==> 01-27: inputs <==
==> flow/design.v <==
module cordic_step ( clock, ce, sin_in, cos_in, angle_in, t_angle, atan,
sin_out, cos_out, angle_out, t_angle_out );
parameter integer step = 0;  
parameter integer W = 12;  
input clock, ce;
input signed [W-1:0] sin_in, cos_in, angle_in, t_angle, atan;
output reg signed [W-1:0] sin_out, cos_out, angle_out, t_angle_out;
always @ (posedge clock)
begin
if( ce == 1'b1 )
begin
if(t_angle >= angle_in)
begin
cos_out <= cos_in - (sin_in >>> step);
sin_out <= ((cos_in >>> step) + sin_in);
angle_out <= angle_in + atan;
end
else if (t_angle < angle_in)
begin
cos_out <= cos_in + (sin_in >>> step);
sin_out <= -(cos_in >>> step) + sin_in;
angle_out <= angle_in - atan;
end
t_angle_out <= t_angle;
end  
end
endmodule
module mul_Kn(clock, ce, value_in, value_out, t_angle );
parameter integer W = 12;  
parameter FXP_SHIFT = 10;  
input clock, ce;
input signed[W-1:0] value_in, t_angle;
output reg signed[W-1:0] value_out;
reg signed [2*W-1:0] val, val_0, val_2, val_4, val_5, val_7, val_7_9_d, val_9;  
reg signed [2*W-1:0] val_0_2, val_4_5, val_7_9, val_0_2_4_5, val_0_2_4_5_7_9;  
always @ (posedge clock)
begin
if( ce == 1'b1 )
begin
val = value_in; val_0 <= val; val_2 <= val << 2; val_4 <= val << 4;
val_5 <= val << 5; val_7 <= val << 7; val_9 <= val << 9;
val_0_2 <= val_0 - val_2; val_4_5 <= val_4 - val_5; val_7_9 <= val_7 + val_9;
val_0_2_4_5 <= val_0_2 + val_4_5;
val_7_9_d <= val_7_9;  
val_0_2_4_5_7_9 = val_0_2_4_5 + val_7_9_d;
value_out <= val_0_2_4_5_7_9 >>> FXP_SHIFT;
end
end
endmodule
module cordic_pipeline_rtl( clock, reset, ce, angle_in, sin_out, cos_out, valid_out );
parameter integer W = 12;  
parameter FXP_MUL = 1024;  
parameter PIPE_LATENCY = 15;  
input clock, reset, ce;
input signed [W-1:0] angle_in;  
output signed [W-1:0] sin_out, cos_out;
output valid_out;
wire signed [11:0] atan[0:10];  
assign atan[0] = 12'sd804;
assign atan[1] = 12'sd475;
assign atan[2] = 12'sd251;
assign atan[3] = 12'sd127;
assign atan[4] = 12'sd64;
assign atan[5] = 12'sd32;
assign atan[6] = 12'sd16;
assign atan[7] = 12'sd8;
assign atan[8] = 12'sd4;
assign atan[9] = 12'sd2;
assign atan[10] = 12'sd1;
wire signed [W-1:0] sin_tab [0:11];
wire signed [W-1:0] cos_tab [0:11];
wire signed [W-1:0] t_angle_tab [0:11];  
wire signed [W-1:0] angle_tab [0:11];
reg unsigned [4:0] valid_cnt;  
always@(posedge clock)
begin
if ( reset == 1'b0 )
valid_cnt <= PIPE_LATENCY;  
else
if( ( valid_cnt != 0 ) && ( ce == 1'b1 ) )
valid_cnt <= valid_cnt - 1;  
end
assign valid_out = ( valid_cnt == 0 )? 1'b1 : 1'b0;  
assign cos_tab[0] = 1.0 * FXP_MUL;
assign sin_tab[0] = 0;
assign angle_tab[0] = 0;
assign t_angle_tab[0] = angle_in;
cordic_step #(0) cordic_step_0 ( clock, ce, sin_tab[0], cos_tab[0], angle_tab[0], t_angle_tab[0], atan[0],
sin_tab[1], cos_tab[1], angle_tab[1], t_angle_tab[1] );
cordic_step #(1) cordic_step_1 ( clock, ce, sin_tab[1], cos_tab[1], angle_tab[1], t_angle_tab[1], atan[1],
sin_tab[2], cos_tab[2], angle_tab[2], t_angle_tab[2] );
cordic_step #(2) cordic_step_2 ( clock, ce, sin_tab[2], cos_tab[2], angle_tab[2], t_angle_tab[2], atan[2],
sin_tab[3], cos_tab[3], angle_tab[3], t_angle_tab[3] );
cordic_step #(3) cordic_step_3 ( clock, ce, sin_tab[3], cos_tab[3], angle_tab[3], t_angle_tab[3], atan[3],
sin_tab[4], cos_tab[4], angle_tab[4], t_angle_tab[4] );
cordic_step #(4) cordic_step_4 ( clock, ce, sin_tab[4], cos_tab[4], angle_tab[4], t_angle_tab[4], atan[4],
sin_tab[5], cos_tab[5], angle_tab[5], t_angle_tab[5] );
cordic_step #(5) cordic_step_5 ( clock, ce, sin_tab[5], cos_tab[5], angle_tab[5], t_angle_tab[5], atan[5],
sin_tab[6], cos_tab[6], angle_tab[6], t_angle_tab[6] );
cordic_step #(6) cordic_step_6 ( clock, ce, sin_tab[6], cos_tab[6], angle_tab[6], t_angle_tab[6], atan[6],
sin_tab[7], cos_tab[7], angle_tab[7], t_angle_tab[7] );
cordic_step #(7) cordic_step_7 ( clock, ce, sin_tab[7], cos_tab[7], angle_tab[7], t_angle_tab[7], atan[7],
sin_tab[8], cos_tab[8], angle_tab[8], t_angle_tab[8] );
cordic_step #(8) cordic_step_8 ( clock, ce, sin_tab[8], cos_tab[8], angle_tab[8], t_angle_tab[8], atan[8],
sin_tab[9], cos_tab[9], angle_tab[9], t_angle_tab[9] );
cordic_step #(9) cordic_step_9 ( clock, ce, sin_tab[9], cos_tab[9], angle_tab[9], t_angle_tab[9], atan[9],
sin_tab[10], cos_tab[10], angle_tab[10], t_angle_tab[10] );
cordic_step #(10)cordic_step_10( clock, ce, sin_tab[10], cos_tab[10], angle_tab[10], t_angle_tab[10],
atan[10], sin_tab[11], cos_tab[11], angle_tab[11], t_angle_tab[11] );
mul_Kn mul_Kn_sin ( clock, ce, sin_tab[11], sin_out, t_angle_tab[11] );
mul_Kn mul_Kn_cos ( clock, ce, cos_tab[11], cos_out, t_angle_tab[11] );
endmodule
==> flow/run.sh <==
#!/bin/bash
# the make line also repeats each setting of config.mk as NAME=value (left out here)
make -C /OpenROAD-flow-scripts/flow DESIGN_CONFIG=/design/flow/config.mk WORK_HOME=/design/flow/orfs CLKGATE_MAP_FILE= finish
==> flow/config.mk <==
export PLATFORM = sky130hd
export DESIGN_NAME = cordic_pipeline_rtl
export DESIGN_NICKNAME = cordic_pipeline_rtl
export VERILOG_FILES = /design/flow/design.v
export SDC_FILE = /design/flow/constraint.sdc
export NUM_CORES = 4
export LEC_CHECK = 0
export ABC_AREA = 1
export CAP_MARGIN = 5
export CORE_MARGIN = 2
export CORE_UTILIZATION = 72
export CTS_CLUSTER_DIAMETER = 34
export SETUP_SLACK_MARGIN = 0.84
export SLEW_MARGIN = 20
==> flow/constraint.sdc <==
create_clock -name core_clock -period 3.09 [get_ports {clock}]
set_input_delay 0.6180 -clock core_clock [delete_from_list [all_inputs] [get_ports {clock}]]
set_output_delay 0.6180 -clock core_clock [all_outputs]
set_load 0.01 [all_outputs]
==> 08-05 (differences from 01-27) <==
- ABC_AREA: 1 -> default
- CAP_MARGIN: 5 -> 20
- CTS_CLUSTER_DIAMETER: 34 -> 395
- PLACE_DENSITY: default -> 0.35
- SETUP_SLACK_MARGIN: 0.84 -> -0.24
==> flow/constraint.sdc (replaced) <==
create_clock -name core_clock -period 3.52 [get_ports {clock}]
set_input_delay 0.7040 -clock core_clock [delete_from_list [all_inputs] [get_ports {clock}]]
set_output_delay 0.7040 -clock core_clock [all_outputs]
set_load 0.01 [all_outputs]
==> 04-25 (differences from 01-27) <==
- CAP_MARGIN: 5 -> 20
- CORE_UTILIZATION: 72 -> 65
- CTS_CLUSTER_DIAMETER: 34 -> default
- PLACE_DENSITY: default -> 0.36
- SETUP_SLACK_MARGIN: 0.84 -> default
==> flow/constraint.sdc (replaced) <==
create_clock -name core_clock -period 2.63 [get_ports {clock}]
set_input_delay 0.5260 -clock core_clock [delete_from_list [all_inputs] [get_ports {clock}]]
set_output_delay 0.5260 -clock core_clock [all_outputs]
set_load 0.01 [all_outputs]
==> 07-26 (differences from 01-27) <==
- ABC_AREA: 1 -> default
- CAP_MARGIN: 5 -> 15
- CELL_PAD_IN_SITES_DETAIL_PLACEMENT: default -> 1
- CORE_ASPECT_RATIO: default -> 1.03
- CORE_UTILIZATION: 72 -> 68
- CTS_CLUSTER_DIAMETER: 34 -> 189
- GPL_ROUTABILITY_DRIVEN: default -> 0
- GPL_TIMING_DRIVEN: default -> 0
- SETUP_SLACK_MARGIN: 0.84 -> default
==> flow/constraint.sdc (replaced) <==
create_clock -name core_clock -period 4.5 [get_ports {clock}]
set_input_delay 0.9000 -clock core_clock [delete_from_list [all_inputs] [get_ports {clock}]]
set_output_delay 0.9000 -clock core_clock [all_outputs]
set_load 0.01 [all_outputs]
==> impl_metrics.csv <==
group,metric,value,unit
logic_synthesis,ys_sh_adder,17.5,%
logic_synthesis,yosysSeqAreaShare,49.9,%
logic_synthesis,synth_nets,3866,
status,tool.error,"[ERROR DPL-0038] Utilization greater than 100%, impossible to legalize",
status,outcome,"stopped before the end",
status,haltStage,"clock tree synthesis",
logic_synthesis,syn_avg_cell_area,10.6,sq um
Source of the figures above: 01-27

==> impl_metrics.csv <==
group,metric,value,unit
status,outcome,"stopped before the end",
status,haltStage,"global routing",
status,tool.error,"[ERROR GRT-0232] Routing congestion too high. Check the congestion heatmap in the GUI.",
logic_synthesis,yosysSeqAreaShare,49.9,%
logic_synthesis,top_area_share,49.6,%
logic_synthesis,syn_avg_cell_area,10.6,sq um
logic_synthesis,synth-seq-cells,596,
cts,cts_hold_buf,0,
logic_synthesis,synth_nets,3866,
logic_synthesis,ys_sh_adder,17.5,%
die,fp.dieW,239,um
Source of the figures above: 04-25

==> impl_metrics.csv <==
group,metric,value,unit
logic_synthesis,ys_sh_adder,17.8,%
logic_synthesis,synth_nets,3474,
logic_synthesis,synth-edff-count,591,
status,haltStage,"clock tree synthesis",
status,outcome,"stopped before the end",
status,tool.error,"[ERROR DPL-0033] detailed placement checks failed during check placement.",
logic_synthesis,synth_cell_types,98,
logic_synthesis,syn_avg_cell_area,11.9,sq um
logic_synthesis,common_cells,"edfxtp_1 (591), ha_1 (455), inv_1 (347), xnor2_1 (240), nor2_1 (200)",
Source of the figures above: 07-26

==> impl_metrics.csv <==
group,metric,value,unit
timing,finalSetupViolCount,154,
logic_synthesis,top_area_share,50.2,%
status,failed_checks,"setup timing",
logic_synthesis,synth_nets,3474,
cts,root_buffer,"clkbuf_16",
timing,setup_slack,-1270,ps
logic_synthesis,syn_avg_cell_area,11.9,sq um
logic_synthesis,ys_sh_adder,17.8,%
status,outcome,"failed layout checks",
Source of the figures above: 08-05

